==> job 4206 <==
==> flow/design.v <==
module seven_seg(en,in,seg);
input [3:0] in;
input en;
output [7:0] seg;
reg [7:0] seg;
always@(en or in)
begin
 if (!en) seg=8'b11111111;
 else case(in)
 4'd0: seg=8'b11000000;
 4'd1: seg=8'b11111001;
 4'd2: seg=8'b10100100;
 4'd3: seg=8'b10110000;
 4'd4: seg=8'b10011001;
 4'd5: seg=8'b10010010;
 4'd6: seg=8'b10000010;
 4'd7: seg=8'b11011000;
 4'd8: seg=8'b10000000;
 4'd9: seg=8'b10010000;
 default: seg=8'b11111111;
 endcase
 end
 endmodule 
module seven_seg_dot (en,in,seg);
input [3:0] in;
input en;
output [7:0] seg;
reg [7:0] seg;
always@(en or in)
begin
 if (!en) seg=8'b11111111;
 else case(in)
 4'd0: seg=8'b01000000;
 4'd1: seg=8'b01111001;
 4'd2: seg=8'b00100100;
 4'd3: seg=8'b00110000;
 4'd4: seg=8'b00011001;
 4'd5: seg=8'b00010010;
 4'd6: seg=8'b00000010;
 4'd7: seg=8'b01011000;
 4'd8: seg=8'b00000000;
 4'd9: seg=8'b00010000;
 default: seg=8'b11111111;
 endcase
 end
 endmodule 
module bcd_8421 (clk, rst, data, unit, ten, hun, thou, ten_thou, hun_thou);
input clk, rst;
input [19:0] data;
output [3:0] unit, ten, hun, thou, ten_thou, hun_thou;
reg [5:0]  cnt_shift;
reg [43:0] data_shift;  
reg        shift_sig;
reg [3:0]  unit, ten, hun, thou, ten_thou, hun_thou;
always@(posedge clk or posedge rst)
if (rst)
cnt_shift <= 5'd0;
else if (cnt_shift == 5'd21 && shift_sig == 1'b0)
cnt_shift <= 5'd0;
else if (shift_sig == 1'b0)
cnt_shift <= cnt_shift +1'b1;
else 
cnt_shift <= cnt_shift;
always@(posedge clk or posedge rst)
if (rst)
data_shift <= 44'b0;
else if (cnt_shift == 5'd0 && shift_sig == 1'b0)
data_shift <= {24'd0, data};
else if ((cnt_shift <= 5'd20) && (shift_sig == 1'b1))
begin
data_shift[23:20] <= (data_shift[23:20] > 4'b0100)?(data_shift[23:20] + 4'b0011):(data_shift[23:20]);
data_shift[27:24] <= (data_shift[27:24] > 4'b0100)?(data_shift[27:24] + 4'b0011):(data_shift[27:24]);
data_shift[31:28] <= (data_shift[31:28] > 4'b0100)?(data_shift[31:28] + 4'b0011):(data_shift[31:28]);
data_shift[35:32] <= (data_shift[35:32] > 4'b0100)?(data_shift[35:32] + 4'b0011):(data_shift[35:32]);
data_shift[39:36] <= (data_shift[39:36] > 4'b0100)?(data_shift[39:36] + 4'b0011):(data_shift[39:36]);
data_shift[43:40] <= (data_shift[43:40] > 4'b0100)?(data_shift[43:40] + 4'b0011):(data_shift[43:40]);
end
else if ((cnt_shift <= 5'd20) && (shift_sig == 1'b0))
data_shift <= data_shift << 1;
else 
data_shift <= data_shift;
always@(posedge clk or posedge rst)
if(rst == 1'b1)
shift_sig <= 1'b1;
else 
shift_sig <= ~shift_sig;
always@(posedge clk or posedge rst)
if(rst)
begin
unit <= 4'd0;
ten  <= 4'd0;
hun  <= 4'd0;
thou <= 4'd0;
ten_thou <= 4'd0;
hun_thou <= 4'd0;
end
else if (cnt_shift == 5'd21)
begin
 unit  <= data_shift[23:20];
 ten   <= data_shift[27:24];
 hun   <= data_shift[31:28];
 thou  <= data_shift[35:32];
 ten_thou <= data_shift[39:36];
 hun_thou <= data_shift[43:40];
 end
 endmodule
module adc_3008(clk, rst, cs, mosi, sck, miso, start, seg0, seg1, seg2, seg3, seg4, seg5); 
input clk, rst;
input miso;
input start;
output reg cs;
output reg mosi, sck;
output [7:0] seg0, seg1, seg2, seg3, seg4, seg5;
reg [2:0] state;     
reg [7:0] cnt_clk;   
reg [4:0] cnt_sck;   
reg [3:0] cnt_bit;   
reg [2:0] cnt_byte; 
reg rd_sig;          
reg [10:0] data_reg; 
reg [9:0] data_out;  
reg send_data_sig;   
reg [31:0] cnt;      
reg start_sig;       
wire [3:0] unit;
wire [3:0] ten; 
wire [3:0] hun; 
wire [3:0] thou; 
wire [3:0] ten_thou;
wire [3:0] hun_thou;
wire [19:0] data_bcd;
wire [19:0] data_bcd_vol;
assign data_bcd = {10'b0, data_out};
assign data_bcd_vol = (data_bcd*20'd479)/20'd1023;
parameter [2:0] INTIAL = 3'd0,
                WAIT_START = 3'd1,
                WRITE = 3'd2,
		READ = 3'd3,
		WAIT_END = 3'd4,
		END = 3'd5;
parameter WR_IN = 11'b000001_10010;
parameter cnt_clk_max = 8'd219;
parameter cnt_max = 32'd1_999;
always@(posedge clk or posedge rst)
if (rst)
cnt <= 32'd0;
else if (cnt == cnt_max)
cnt <= 32'd0;
else if (start == 1'b1)
cnt <= cnt + 1'b1;
always@(posedge clk or posedge rst)
if (rst)
start_sig <= 1'b0;
else if (start == 1'b1 && cnt == cnt_max)  
start_sig <= 1'b1;
else 
start_sig <= 1'b0;
always@(posedge clk or posedge rst)
if (rst)
state <= INTIAL;
else 
case(state)
INTIAL: if (start_sig == 1'b1)
        state <= WAIT_START;
		  else 
		  state <= INTIAL;
WAIT_START: if (cnt_byte == 3'd0 && cnt_clk == cnt_clk_max)
            state <= WRITE;
            else 
            state <= WAIT_START;			
WRITE: if (cnt_byte == 3'd1 && cnt_clk == cnt_clk_max)
       state <= READ;
	   else 
	   state <= WRITE;
READ: if (cnt_byte == 3'd2 && cnt_clk == cnt_clk_max)
      state <= WAIT_END;
      else 
      state <= READ;	  
WAIT_END: if (cnt_byte == 3'd3 && cnt_clk == cnt_clk_max)
          state <= END;
		    else 
		    state <= WAIT_END;
END: if (cnt_byte == 3'd4 && cnt_clk == cnt_clk_max)
     state <= INTIAL;
     else 
     state <= END;
default: state <= INTIAL;
endcase
always@(posedge clk or posedge rst)
if (rst)
cnt_clk <= 8'd0;
else if (state == INTIAL)
cnt_clk <= 8'd0;
else if (cnt_clk == cnt_clk_max) 
cnt_clk <= 8'd0;
else if (state != INTIAL)
cnt_clk <= cnt_clk + 1'b1;
always@(posedge clk or posedge rst)
if (rst)
cnt_byte <= 3'd0;
else if (cnt_byte == 3'd4 && cnt_clk == cnt_clk_max)
cnt_byte <= 3'd0;
else if (cnt_clk == cnt_clk_max)
cnt_byte <= cnt_byte + 1'b1;
always@(posedge clk or posedge rst)
if (rst)
cnt_sck <= 5'd0;
else if (state == WRITE && cnt_byte == 3'd1 && cnt_sck == 5'd19)
cnt_sck <= 5'd0;
else if (state ==READ && cnt_byte == 3'd2 && cnt_sck == 5'd19)
cnt_sck <= 5'd0;
else if (state == WRITE && cnt_byte == 3'd1)
cnt_sck <= cnt_sck + 1'b1;
else if (state ==READ && cnt_byte == 3'd2)
cnt_sck <= cnt_sck + 1'b1;
else 
cnt_sck <= 1'b0;
always@(posedge clk or posedge rst)
if (rst)
sck <= 1'b0;
else if (cnt_sck == 5'd0 && cnt_byte == 3'd3)
sck <= 1'b0;
else if (cnt_sck == 5'd0 && cnt_byte == 3'd1 && cnt_bit >= 4'd5)
sck <= 1'b0;
else if (cnt_sck == 5'd10 && cnt_byte == 3'd1 && cnt_bit >= 4'd5)
sck <= 1'b1;
else if (cnt_sck == 5'd0 && cnt_byte == 3'd2)
sck <= 1'b0;
else if (cnt_sck == 5'd10 && cnt_byte == 3'd2)
sck <= 1'b1;
else 
sck <= sck;
always@(posedge clk or posedge rst)
if (rst)
cnt_bit <= 4'd0;
else if (cnt_bit == 4'd10 && cnt_sck == 5'd10)
cnt_bit <= 4'd0;
else if (cnt_sck == 5'd10)
cnt_bit <= cnt_bit + 1'b1;
always@(posedge clk or posedge rst)
if (rst)
cs <= 1'b1;
else if (start_sig == 1'b1)
cs <= 1'b0;
else if (cnt_byte == 3'd3 && cnt_clk == cnt_clk_max && state == WAIT_END)
cs <= 1'b1;
always@(posedge clk or posedge rst)
if (rst)
mosi <= 1'b0;
else if (state == WRITE && cnt_byte == 4'd1 && cnt_sck == 5'd0)
mosi <= WR_IN[10-cnt_bit];
else if (state != WRITE)
mosi <= 1'b0;
always@(posedge clk or posedge rst)
if (rst)
rd_sig <= 1'b0;
else if (state == READ && cnt_byte == 4'd2 && cnt_sck == 5'd9)
rd_sig <= 1'b1;
else 
rd_sig <= 1'b0;
always@(posedge clk or posedge rst)
if (rst)
data_reg <= 11'd0;
else if (rd_sig == 1'b1)
data_reg <= {data_reg[9:0], miso};
always@(posedge clk or posedge rst)
if (rst)
send_data_sig <= 1'b0;
else if (cnt_byte == 4'd2 && cnt_clk == cnt_clk_max)
send_data_sig <= 1'b1;
else 
send_data_sig <= 1'b0;
always@(posedge clk or posedge rst)
if (rst)
data_out <= 10'd0;
else if (send_data_sig == 1'b1)
data_out <= data_reg[9:0];
else 
data_out <= data_out;
bcd_8421 bcd_8421_inst(
.clk(clk), 
.rst(rst), 
.data(data_bcd_vol), 
.unit(unit), 
.ten(ten), 
.hun(hun), 
.thou(thou), 
.ten_thou(ten_thou), 
.hun_thou(hun_thou)
);
seven_seg s0(
.en(1'b1),
.in(unit), 
.seg(seg0));
seven_seg s1(
.en(1'b1),
.in(ten), 
.seg(seg1));
seven_seg_dot s2(
.en(1'b1),
.in(hun), 
.seg(seg2));
seven_seg s3(
.en(1'b1),
.in(thou), 
.seg(seg3));
seven_seg s4(
.en(1'b1),
.in(ten_thou), 
.seg(seg4));
seven_seg s5(
.en(1'b1),
.in(hun_thou), 
.seg(seg5));
endmodule
==> flow/run.sh <==
#!/bin/bash
# the make line also repeats each setting of config.mk as NAME=value (left out here)
make -C /OpenROAD-flow-scripts/flow DESIGN_CONFIG=/design/flow/config.mk WORK_HOME=/design/flow/orfs CLKGATE_MAP_FILE= finish
==> flow/config.mk <==
export PLATFORM = sky130hd
export DESIGN_NAME = adc_3008
export DESIGN_NICKNAME = adc_3008
export VERILOG_FILES = /design/flow/design.v
export SDC_FILE = /design/flow/constraint.sdc
export NUM_CORES = 4
export LEC_CHECK = 0
export ABC_AREA = 1
export CAP_MARGIN = 20
export CORE_MARGIN = 2
export CORE_UTILIZATION = 67
export CTS_CLUSTER_DIAMETER = 371
export CTS_CLUSTER_SIZE = 100
export SLEW_MARGIN = 20
==> flow/constraint.sdc <==
create_clock -name core_clock -period 7.6 [get_ports {clk}]
set_input_delay 1.5200 -clock core_clock [delete_from_list [all_inputs] [get_ports {clk}]]
set_output_delay 1.5200 -clock core_clock [all_outputs]
set_load 0.01 [all_outputs]
==> inputs of job 7299, as changes to job 4206 <==
Settings changed: CORE_UTILIZATION 67 to 72, CTS_CLUSTER_DIAMETER 371 to 225, CTS_CLUSTER_SIZE 100 to 22, SETUP_SLACK_MARGIN set to 1.86.
==> flow/constraint.sdc (replaced) <==
create_clock -name core_clock -period 7.0 [get_ports {clk}]
set_input_delay 1.4000 -clock core_clock [delete_from_list [all_inputs] [get_ports {clk}]]
set_output_delay 1.4000 -clock core_clock [all_outputs]
set_load 0.01 [all_outputs]
==> inputs of job 1503, as changes to job 4206 <==
Settings changed: CORE_UTILIZATION 67 to 66, CTS_CLUSTER_DIAMETER 371 to 79, CTS_CLUSTER_SIZE 100 to not set.
==> flow/constraint.sdc (replaced) <==
create_clock -name core_clock -period 7.0 [get_ports {clk}]
set_input_delay 1.4000 -clock core_clock [delete_from_list [all_inputs] [get_ports {clk}]]
set_output_delay 1.4000 -clock core_clock [all_outputs]
set_load 0.01 [all_outputs]
==> inputs of job 8822, as changes to job 4206 <==
Settings changed: ABC_AREA 1 to not set, CORE_UTILIZATION 67 to 36, CTS_CLUSTER_DIAMETER 371 to not set, CTS_CLUSTER_SIZE 100 to not set.
==> flow/constraint.sdc (replaced) <==
create_clock -name core_clock -period 12.6 [get_ports {clk}]
set_input_delay 2.5200 -clock core_clock [delete_from_list [all_inputs] [get_ports {clk}]]
set_output_delay 2.5200 -clock core_clock [all_outputs]
set_load 0.01 [all_outputs]
==> run notes <==
run results: outcome did not finish, last step reached global routing (5_1_grt), tool error [ERROR GRT-0116] Global routing finished with congestion. Check the congestion regions in the DRC Viewer., met3 Use GR 0.393
-- figures above: job 7299

==> run notes <==
flow finished, numbers: outcome failed layout checks, layout violations negative setup slack, leakage power 9.20 nW, area of placed instances 16300 um2, final setup violation count 5, post-synthesis async set-or-reset flop share 1.00, final setup margin -2470 ps, met3 Use GR 0.0444
-- figures above: job 4206

==> run notes <==
flow finished, numbers: outcome failed layout checks, layout violations negative setup slack, final setup violation count 6, CP startpoint data_out[6]$_DFFE_PP0P_, final setup margin -2850 ps
-- figures above: job 1503

==> run notes <==
flow finished, numbers: Sw Pwr 0.253 mW, outcome finished clean, CTS Sinks 156, met3 Use GR 0.0249
-- figures above: job 8822

No activity file was given, so power comes from the tool's default toggle rates.
